Setup of oak:
==> flow/design.v <==
`timescale 1ns / 1ps
module rotator
    #( 
    parameter DATA_WIDTH    = 12,
    parameter ANGLE_WIDTH   = 16,
    parameter ROTATOR_NUMBER = 1
    )(  
    input                                   clk,
    input                                   rst,
    input  wire signed [DATA_WIDTH:0]       x_i,
    input  wire signed [DATA_WIDTH:0]       y_i,
    input  wire signed [ANGLE_WIDTH:0]      z_i,
    input              [1:0]                quarter_in,
    input  wire        [ANGLE_WIDTH:0]      atan,
    output reg signed  [DATA_WIDTH:0]       x_o,
    output reg signed  [DATA_WIDTH:0]       y_o,
    output reg signed  [ANGLE_WIDTH:0]      z_o,
    output reg         [1:0]                quarter_out
);
wire signed [DATA_WIDTH:0] shifted_x;
wire signed [DATA_WIDTH:0] shifted_y;
assign shifted_x = x_i >>> ROTATOR_NUMBER;
assign shifted_y = y_i >>> ROTATOR_NUMBER;
always@(posedge clk)begin
    if (rst) begin
        x_o <= 0;
        y_o <= 0;
        z_o <= 0;
        quarter_out <=0;
    end else begin
        quarter_out <= quarter_in;
        if (z_i > 0) begin
            x_o <= x_i - shifted_y;
            y_o <= y_i + shifted_x;
            z_o <= z_i - atan;
        end else begin
            x_o <= x_i + shifted_y;
            y_o <= y_i - shifted_x;
            z_o <= z_i + atan;
        end
    end
end
endmodule
`timescale 1ns / 1ps
module cordic#(
    parameter DATA_WIDTH    = 12,
    parameter ANGLE_WIDTH   = 16
    )(
    input                           clk,
    input                           rst,
    input  signed [DATA_WIDTH:0]    x_i,
    input         [1:0]             quarter_in,
    input         [ANGLE_WIDTH-1:0]   theta_i,  
    output signed [DATA_WIDTH:0]    x_o,
    output signed [DATA_WIDTH:0]    y_o,
    output        [1:0]             quarter_out
    );
parameter ROTATORS_COUNT = 16;
genvar i;
wire signed   [DATA_WIDTH:0]  x_wire     [ROTATORS_COUNT:0]; 
wire signed   [DATA_WIDTH:0]  y_wire     [ROTATORS_COUNT:0]; 
wire signed   [ANGLE_WIDTH:0] z_wire     [ROTATORS_COUNT:0]; 
wire          [1:0]           quarter    [ROTATORS_COUNT:0]; 
assign x_wire[0][DATA_WIDTH:0] = x_i[DATA_WIDTH:0];
assign y_wire[0][DATA_WIDTH:0] = 0;
assign z_wire[0][ANGLE_WIDTH:0] = theta_i[ANGLE_WIDTH-1:0];
assign quarter[0][1:0] = quarter_in[1:0];
assign x_o[DATA_WIDTH:0] = x_wire[ROTATORS_COUNT][DATA_WIDTH:0];
assign y_o[DATA_WIDTH:0] = y_wire[ROTATORS_COUNT][DATA_WIDTH:0];
assign quarter_out[1:0] = quarter[ROTATORS_COUNT][1:0];
generate
    for(i=0; i < ROTATORS_COUNT; i = i + 1) begin
        rotator
        #( 
        .DATA_WIDTH    (DATA_WIDTH),
        .ANGLE_WIDTH   (ANGLE_WIDTH),
        .ROTATOR_NUMBER(i)
        ) rotator (  
        .clk        ( clk ),
        .rst        ( rst ),
        .x_i        ( x_wire[i][DATA_WIDTH:0]   ),
        .y_i        ( y_wire[i][DATA_WIDTH:0]   ),
        .z_i        ( z_wire[i][ANGLE_WIDTH:0]  ),
        .quarter_in (quarter[i]                 ),
        .atan       ( tanangle(i)               ),
        .x_o        ( x_wire[i+1][DATA_WIDTH:0] ),
        .y_o        ( y_wire[i+1][DATA_WIDTH:0] ),
        .z_o        ( z_wire[i+1][ANGLE_WIDTH:0]),
        .quarter_out( quarter[i+1]              )
        );
    end
endgenerate
function [ANGLE_WIDTH:0] tanangle;
    input [3:0] i;
begin
    case (i)
    4'b0000: tanangle = 25723;  
    4'b0001: tanangle = 15204;  
    4'b0010: tanangle = 8028;  
    4'b0011: tanangle = 4076;  
    4'b0100: tanangle = 2045;  
    4'b0101: tanangle = 1022;  
    4'b0110: tanangle = 511;  
    4'b0111: tanangle = 256;  
    4'b1000: tanangle = 128;  
    4'b1001: tanangle = 65;  
    4'b1010: tanangle = 32;  
    4'b1011: tanangle = 16;  
    4'b1100: tanangle = 8;  
    4'b1101: tanangle = 4;  
    4'b1110: tanangle = 2;  
    4'b1111: tanangle = 1;  
    endcase
    end
endfunction
endmodule
`timescale 1ns / 1ps
module Sine_wave
    #(
        parameter DATA_WIDTH    = 12,
        parameter ANGLE_WIDTH   = 16
    )(
    input                       clk,
    input                       reset,
    input                       ce,
    input  [DATA_WIDTH:0]       ampl,  
    input  [ANGLE_WIDTH-1:0]    step,  
    output [DATA_WIDTH:0]    sin_wave,
    output [DATA_WIDTH:0]    cos_wave   
);
localparam  MID_LVL = 2 << (DATA_WIDTH-1);
localparam angle_90 = 51315; 
wire signed [DATA_WIDTH:0] Xo_cordic, Yo_cordic;
reg [ANGLE_WIDTH-1:0] angle ;
wire [1:0] quarter;
localparam QUARTER_1 = 0;
localparam QUARTER_2 = 1;
localparam QUARTER_3 = 2;
localparam QUARTER_4 = 3;
reg [2:0] state;
cordic # (
    .DATA_WIDTH    (DATA_WIDTH),
    .ANGLE_WIDTH   (ANGLE_WIDTH)
    ) cordic ( 
    .clk        ( clk), 
    .rst        ( reset      ),
    .x_i        ( ampl       ), 
    .quarter_in ( state      ),
    .theta_i    ( angle      ),
    .x_o        ( Xo_cordic  ), 
    .y_o        ( Yo_cordic  ),
    .quarter_out( quarter    )
);
assign sin_wave = (quarter == QUARTER_1) | (quarter == QUARTER_2) ? MID_LVL + Yo_cordic : MID_LVL -Yo_cordic;
assign cos_wave = (quarter == QUARTER_1) | (quarter == QUARTER_4) ? MID_LVL + Xo_cordic : MID_LVL -Xo_cordic;
always@(posedge clk)begin
    if (!ce) begin
    end else if (reset) begin
        state <= QUARTER_1;
        angle <= 0;
    end else begin
        case (state)
            QUARTER_1: begin
                if (angle < angle_90 - step)
                    angle <= angle + step;
                else begin
                    state <= QUARTER_2;
                end
            end
            QUARTER_2: begin
                if (angle > step)
                    angle <= angle - step;
                else begin
                    state <= QUARTER_3;
                end
            end
            QUARTER_3: begin
                if (angle < angle_90 - step)
                    angle <= angle + step;
                else begin
                    state <= QUARTER_4;
                end
            end
            QUARTER_4: begin
                if (angle > step)
                    angle <= angle - step;
                else begin
                    state <= QUARTER_1;
                end
            end
        endcase
    end
end
endmodule
==> flow/config.mk <==
export PLATFORM = sky130hd
export DESIGN_NAME = Sine_wave
export DESIGN_NICKNAME = Sine_wave
export VERILOG_FILES = /design/flow/design.v
export SDC_FILE = /design/flow/constraint.sdc
export NUM_CORES = 4
export LEC_CHECK = 0
export CAP_MARGIN = 20
export CELL_PAD_IN_SITES_DETAIL_PLACEMENT = 1
export CORE_MARGIN = 2
export CORE_UTILIZATION = 40
export CTS_CLUSTER_SIZE = 41
export GPL_ROUTABILITY_DRIVEN = 0
export MAX_ROUTING_LAYER = met4
export MIN_ROUTING_LAYER = met2
export PLACE_DENSITY_LB_ADDON = 0.16
export SETUP_SLACK_MARGIN = 1.16
export SLEW_MARGIN = 35
==> flow/constraint.sdc <==
create_clock -name core_clock -period 6.36 [get_ports {clk}]
set_input_delay 1.2720 -clock core_clock [delete_from_list [all_inputs] [get_ports {clk}]]
set_output_delay 1.2720 -clock core_clock [all_outputs]
set_load 0.01 [all_outputs]
run.sh (not shown) runs the stock make flow with config.mk's settings and CLKGATE_MAP_FILE=.
oak reached the final stage; the timing, DRC and antenna checks on its layout passed.
Input changes introduced in pine (baseline for comparison: oak):
==> flow/config.mk <==
export PLATFORM = sky130hd
export DESIGN_NAME = Sine_wave
export DESIGN_NICKNAME = Sine_wave
export VERILOG_FILES = /design/flow/design.v
export SDC_FILE = /design/flow/constraint.sdc
export NUM_CORES = 4
export LEC_CHECK = 0
export CAP_MARGIN = 20
export CELL_PAD_IN_SITES_DETAIL_PLACEMENT = 0
export CORE_MARGIN = 2
export CORE_UTILIZATION = 70
export CTS_CLUSTER_SIZE = 41
export SLEW_MARGIN = 20
==> flow/constraint.sdc <==
create_clock -name core_clock -period 4.0 [get_ports {clk}]
set_input_delay 0.8000 -clock core_clock [delete_from_list [all_inputs] [get_ports {clk}]]
set_output_delay 0.8000 -clock core_clock [all_outputs]
set_load 0.01 [all_outputs]
Findings:
- The maximum clock frequency of pine is higher than that of oak.
- Reported for pine and oak, per-instance average area after synthesis turned out identical to the last digit.
- In terms of multi-input logic area, oak and pine differ only marginally.
- oak → pine: count of clock-net buffers in the final layout decreased by about 13% relative to the old numbers; final wirelength decreased by about 16% relative to the old numbers.
Modified inputs, birch compared to pine
--- a/flow/config.mk
+++ b/flow/config.mk
@@ -7,7 +7,5 @@
 export LEC_CHECK = 0
-export CAP_MARGIN = 20
-export CELL_PAD_IN_SITES_DETAIL_PLACEMENT = 0
+export CAP_MARGIN = 5
 export CORE_MARGIN = 2
-export CORE_UTILIZATION = 70
-export CTS_CLUSTER_SIZE = 41
+export CORE_UTILIZATION = 72
 export SLEW_MARGIN = 20
==> flow/constraint.sdc <==
create_clock -name core_clock -period 2.99 [get_ports {clk}]
set_input_delay 0.5980 -clock core_clock [delete_from_list [all_inputs] [get_ports {clk}]]
set_output_delay 0.5980 -clock core_clock [all_outputs]
set_load 0.01 [all_outputs]
Results
Seen in the log of birch: DPL-0038 during clock tree synthesis (4_1_cts), after which the run never completed.
Area inside the core boundary ends up higher on pine.
Delta (birch minus pine): simple-gate share of the synthesized area closely matched the old numbers, placer's final routability congestion estimate higher, chip area in the Yosys report now sits at about the same level.
Compared with pine, birch shows setup slack after placement lower by 510 ps.
Relative to pine, the width of the die measured on birch has decreased slightly.
birch vs. pine: number of cells in the design after placement moved up; synthesized netlist cell count level.
Relative to pine, the placed instance area of birch is higher by about 15%.
Share of flip-flops with an asynchronous set or reset: pine vs birch identical
| floorplan die area | birch vs pine | better |
[inputs] maple vs birch
--- a/flow/config.mk
+++ b/flow/config.mk
@@ -7,5 +7,8 @@
 export LEC_CHECK = 0
-export CAP_MARGIN = 5
+export CAP_MARGIN = 20
 export CORE_MARGIN = 2
 export CORE_UTILIZATION = 72
+export CTS_CLUSTER_DIAMETER = 358
+export CTS_CLUSTER_SIZE = 32
+export PLACE_DENSITY = 0.66
 export SLEW_MARGIN = 20
==> flow/constraint.sdc <==
create_clock -name core_clock -period 2.34 [get_ports {clk}]
set_input_delay 0.4680 -clock core_clock [delete_from_list [all_inputs] [get_ports {clk}]]
set_output_delay 0.4680 -clock core_clock [all_outputs]
set_load 0.01 [all_outputs]
==> results <==
maple: it failed with a tool error in detailed placement (3_5_place_dp), so there are no final results.
birch -> maple: row count delta 0, exact match
Comparing birch with maple, the number of distinct library cell variants in the gate-level netlist after synthesis came out essentially unchanged.
Comparing birch against maple, there is no change at all in mean area per synthesized cell.
maple vs birch — final weighted congestion of routability-driven global placement rose about 2.4%.
From maple to birch, post-synthesis cell count from yosys did not move at all.
From birch to maple, yosys stat chip area did not move at all.
Diff maple..birch | area fraction in compound gates | unchanged
Changes in cedar relative to maple:
--- a/flow/config.mk
+++ b/flow/config.mk
@@ -7,8 +7,7 @@
 export LEC_CHECK = 0
+export ABC_AREA = 1
 export CAP_MARGIN = 20
 export CORE_MARGIN = 2
-export CORE_UTILIZATION = 72
-export CTS_CLUSTER_DIAMETER = 358
-export CTS_CLUSTER_SIZE = 32
-export PLACE_DENSITY = 0.66
+export CORE_UTILIZATION = 40
+export GPL_ROUTABILITY_DRIVEN = 0
 export SLEW_MARGIN = 20
==> flow/constraint.sdc <==
create_clock -name core_clock -period 3.53 [get_ports {clk}]
set_input_delay 0.7060 -clock core_clock [delete_from_list [all_inputs] [get_ports {clk}]]
set_output_delay 0.7060 -clock core_clock [all_outputs]
set_load 0.01 [all_outputs]
--- outcome ---
- cedar reached the end of the flow, and the finished layout is clean on the timing, DRC and antenna checks.
- maple did not make it past detailed placement (3_5_place_dp), where a tool error ended it.
- Die area | cedar > maple
- | basic-gate share of the synthesized area counting and, or, nand and nor cells | lower: maple |
- Going from maple to cedar, overall die width now larger; flop and latch count out of synthesis level; sequential-to-total area share from yosys stat moved down.
